==> run P: inputs <==
Design Classic_Pong_Top, start of the top module:
module Classic_Pong_Top (
    input clk_i,
    input rst_i,
    input UART_RX_i,
    input sw1_i,
    input sw2_i,
    input sw3_i,
    input sw4_i,
    output VGA_Hsync_o,
    output VGA_Vsync_o,
    output VGA_Red_0_o,
    output VGA_Red_1_o,
    output VGA_Red_2_o,
    output VGA_Grn_0_o,
    output VGA_Grn_1_o,
    output VGA_Grn_2_o,
    output VGA_Blu_0_o,
    output VGA_Blu_1_o,
    output VGA_Blu_2_o
);
    parameter CLKS_PER_BIT = 217;
    parameter VIDEO_WIDTH = 3;  
    parameter TOTAL_COLS = 800;
    parameter TOTAL_ROWS = 525;
    parameter ACTIVE_COLS = 640;
    parameter ACTIVE_ROWS = 480;
    wire [VIDEO_WIDTH-1:0] Red_Video_Pong_w, Red_Video_Porch_w;
    wire [VIDEO_WIDTH-1:0] Grn_Video_Pong_w, Grn_Video_Porch_w;
    wire [VIDEO_WIDTH-1:0] Blu_Video_Pong_w, Blu_Video_Porch_w;
    wire rx_dv_w;
    UART_RX #(.CLKS_PER_BIT(CLKS_PER_BIT)) UART_RX_Inst
    (
        .clk_i(clk_i),
        .rst_i(rst_i),
        .rx_serial_i(UART_RX_i),
        .rx_dv_o(rx_dv_w),
        .rx_byte_o()
    );
    wire Hsync_w, Vsync_w;
    VGA_Sync_Pulse #( 
        .TOTAL_COLS(TOTAL_COLS),
        .TOTAL_ROWS(TOTAL_ROWS),
        .ACTIVE_COLS(ACTIVE_COLS),
        .ACTIVE_ROWS(ACTIVE_ROWS) 
    ) VGA_Sync_Inst (
        .clk_i(clk_i),
        .rst_i(rst_i),
        .Hsync_o(Hsync_w),
        .Vsync_o(Vsync_w),
  ...
==> flow/config.mk <==
export PLATFORM = sky130hd
export DESIGN_NAME = Classic_Pong_Top
export DESIGN_NICKNAME = Classic_Pong_Top
export VERILOG_FILES = /design/flow/design.v
export SDC_FILE = /design/flow/constraint.sdc
export NUM_CORES = 4
export LEC_CHECK = 0
export ABC_AREA = 1
export CAP_MARGIN = 40
export CORE_ASPECT_RATIO = 1.34
export CORE_MARGIN = 2
export CORE_UTILIZATION = 72
export CTS_CLUSTER_SIZE = 10
export PLACE_DENSITY = 0.38
export SETUP_SLACK_MARGIN = 1.51
export SLEW_MARGIN = 20
export TNS_END_PERCENT = 5
==> flow/constraint.sdc <==
create_clock -name core_clock -period 5.31 [get_ports {clk_i}]
set_input_delay 1.0620 -clock core_clock [delete_from_list [all_inputs] [get_ports {clk_i}]]
set_output_delay 1.0620 -clock core_clock [all_outputs]
set_load 0.01 [all_outputs]
run.sh (not shown) runs the stock make flow with config.mk's settings and CLKGATE_MAP_FILE=.
==> run D: changes against run P <==
Settings changed: CAP_MARGIN 40 to 20, CORE_ASPECT_RATIO 1.34 to default, CTS_CLUSTER_SIZE 10 to 72, PLACE_DENSITY 0.38 to default, PLACE_DENSITY_LB_ADDON from default to 0.01, SETUP_SLACK_MARGIN 1.51 to -0.14, TNS_END_PERCENT 5 to default.
==> results.yml <==
# yosys + openroad results
detailed_routing:
  wl_met2_um: 20900
  first_pass_iters: 25
run_status:
  outcome: "complete, no violations"
grt:
  grt_first_pass_wirelength_um: 68800
power:
  total_power_mw: 4.65
  power.clock.total_mw: 2.20
timing:
  achievable-frequency_ghz: 0.334
worst_setup_path:
  worstPathRequired_ns: 5.73
cts:
  cts_inserted_buffers: 37
finish:
  buffer_area_share_pct: 1.16
floorplanning:
  die.size.x_um: 140
# the run above: run P

==> results.yml <==
# yosys + openroad results
floorplanning:
  tapcell.inserted: 324
detailed_routing:
  first_pass_iters: 6
power:
  total_power_mw: 4.66
  power.clock.total_mw: 2.21
run_status:
  outcome: "complete, no violations"
worst_setup_path:
  worstPathRequired_ns: 5.75
cts:
  cts_inserted_buffers: 34
grt:
  grt_overflow_total: 0
  grt_first_pass_wirelength_um: 69400
timing:
  achievable-frequency_ghz: 0.334
finish:
  buffer_area_share_pct: 1.02
# the run above: run D


==> inputs of v22 <==
Starting RTL as in the previous note.
Settings: LEC_CHECK=0, ABC_AREA=1, CAP_MARGIN=20, CELL_PAD_IN_SITES_GLOBAL_PLACEMENT=2, CORE_ASPECT_RATIO=0.61, CORE_MARGIN=2, CORE_UTILIZATION=20, CTS_CLUSTER_DIAMETER=147, CTS_CLUSTER_SIZE=19, GPL_ROUTABILITY_DRIVEN=0, MAX_ROUTING_LAYER=met4, PLACE_DENSITY=0.6, SETUP_SLACK_MARGIN=0.87, SLEW_MARGIN=20; clock period 9.01 ns.
==> v32 (differences from v22) <==
==> flow/config.mk (replaced) <==
export PLATFORM = sky130hd
export DESIGN_NAME = Classic_Pong_Top
export DESIGN_NICKNAME = Classic_Pong_Top
export VERILOG_FILES = /design/flow/design.v
export SDC_FILE = /design/flow/constraint.sdc
export NUM_CORES = 4
export LEC_CHECK = 0
export CAP_MARGIN = 20
export CORE_MARGIN = 2
export CORE_UTILIZATION = 66
export SLEW_MARGIN = 20
==> flow/constraint.sdc (replaced) <==
create_clock -name core_clock -period 10.9 [get_ports {clk_i}]
set_input_delay 2.1800 -clock core_clock [delete_from_list [all_inputs] [get_ports {clk_i}]]
set_output_delay 2.1800 -clock core_clock [all_outputs]
set_load 0.01 [all_outputs]
==> v37 (differences from v22) <==
==> flow/config.mk (replaced) <==
export PLATFORM = sky130hd
export DESIGN_NAME = Classic_Pong_Top
export DESIGN_NICKNAME = Classic_Pong_Top
export VERILOG_FILES = /design/flow/design.v
export SDC_FILE = /design/flow/constraint.sdc
export NUM_CORES = 4
export LEC_CHECK = 0
export ABC_AREA = 1
export CAP_MARGIN = 20
export CORE_MARGIN = 2
export CORE_UTILIZATION = 72
export CTS_CLUSTER_SIZE = 15
export GPL_ROUTABILITY_DRIVEN = 0
export PLACE_DENSITY_LB_ADDON = 0.03
export SETUP_SLACK_MARGIN = -0.14
export SLEW_MARGIN = 20
==> flow/constraint.sdc (replaced) <==
create_clock -name core_clock -period 5.31 [get_ports {clk_i}]
set_input_delay 1.0620 -clock core_clock [delete_from_list [all_inputs] [get_ports {clk_i}]]
set_output_delay 1.0620 -clock core_clock [all_outputs]
set_load 0.01 [all_outputs]
==> comparison table <==
metric	v22	v37	v32
Outcome	timing/DRC/antenna clean	timing/DRC/antenna clean	timing/DRC/antenna clean
Clock network power consumption	0.945 mW	2.29 mW	1.17 mW
Core occupancy in the finished layout	22.43%	79.32%	72.84%
Total CTS buffers	20	34	35
Buffers outside the clock class	22	21	22
Mapped cell area	17880 um2	17880 um2	16020 um2
Well-Tap Cells	1174	324	324
Vias in the first global route	15069	15956	12005
Setup skew after layout	23.80 ps	17.24 ps	14.06 ps
WL met2	16.92 mm	19.33 mm	14.73 mm
Worst EP arrival	1620 ps	3480 ps	1580 ps
Leakage	7.310 nW	7.567 nW	6.627 nW
Per-instance average area after synthesis	7.012 um2	7.012 um2	8.631 um2
Highest ir drop seen on vdd	0.00008561 V	0.0002714 V	0.0001293 V
Global Route met3 Usage	1.687%	4.417%	2.987%
Power is estimated from default activity; no workload was simulated.
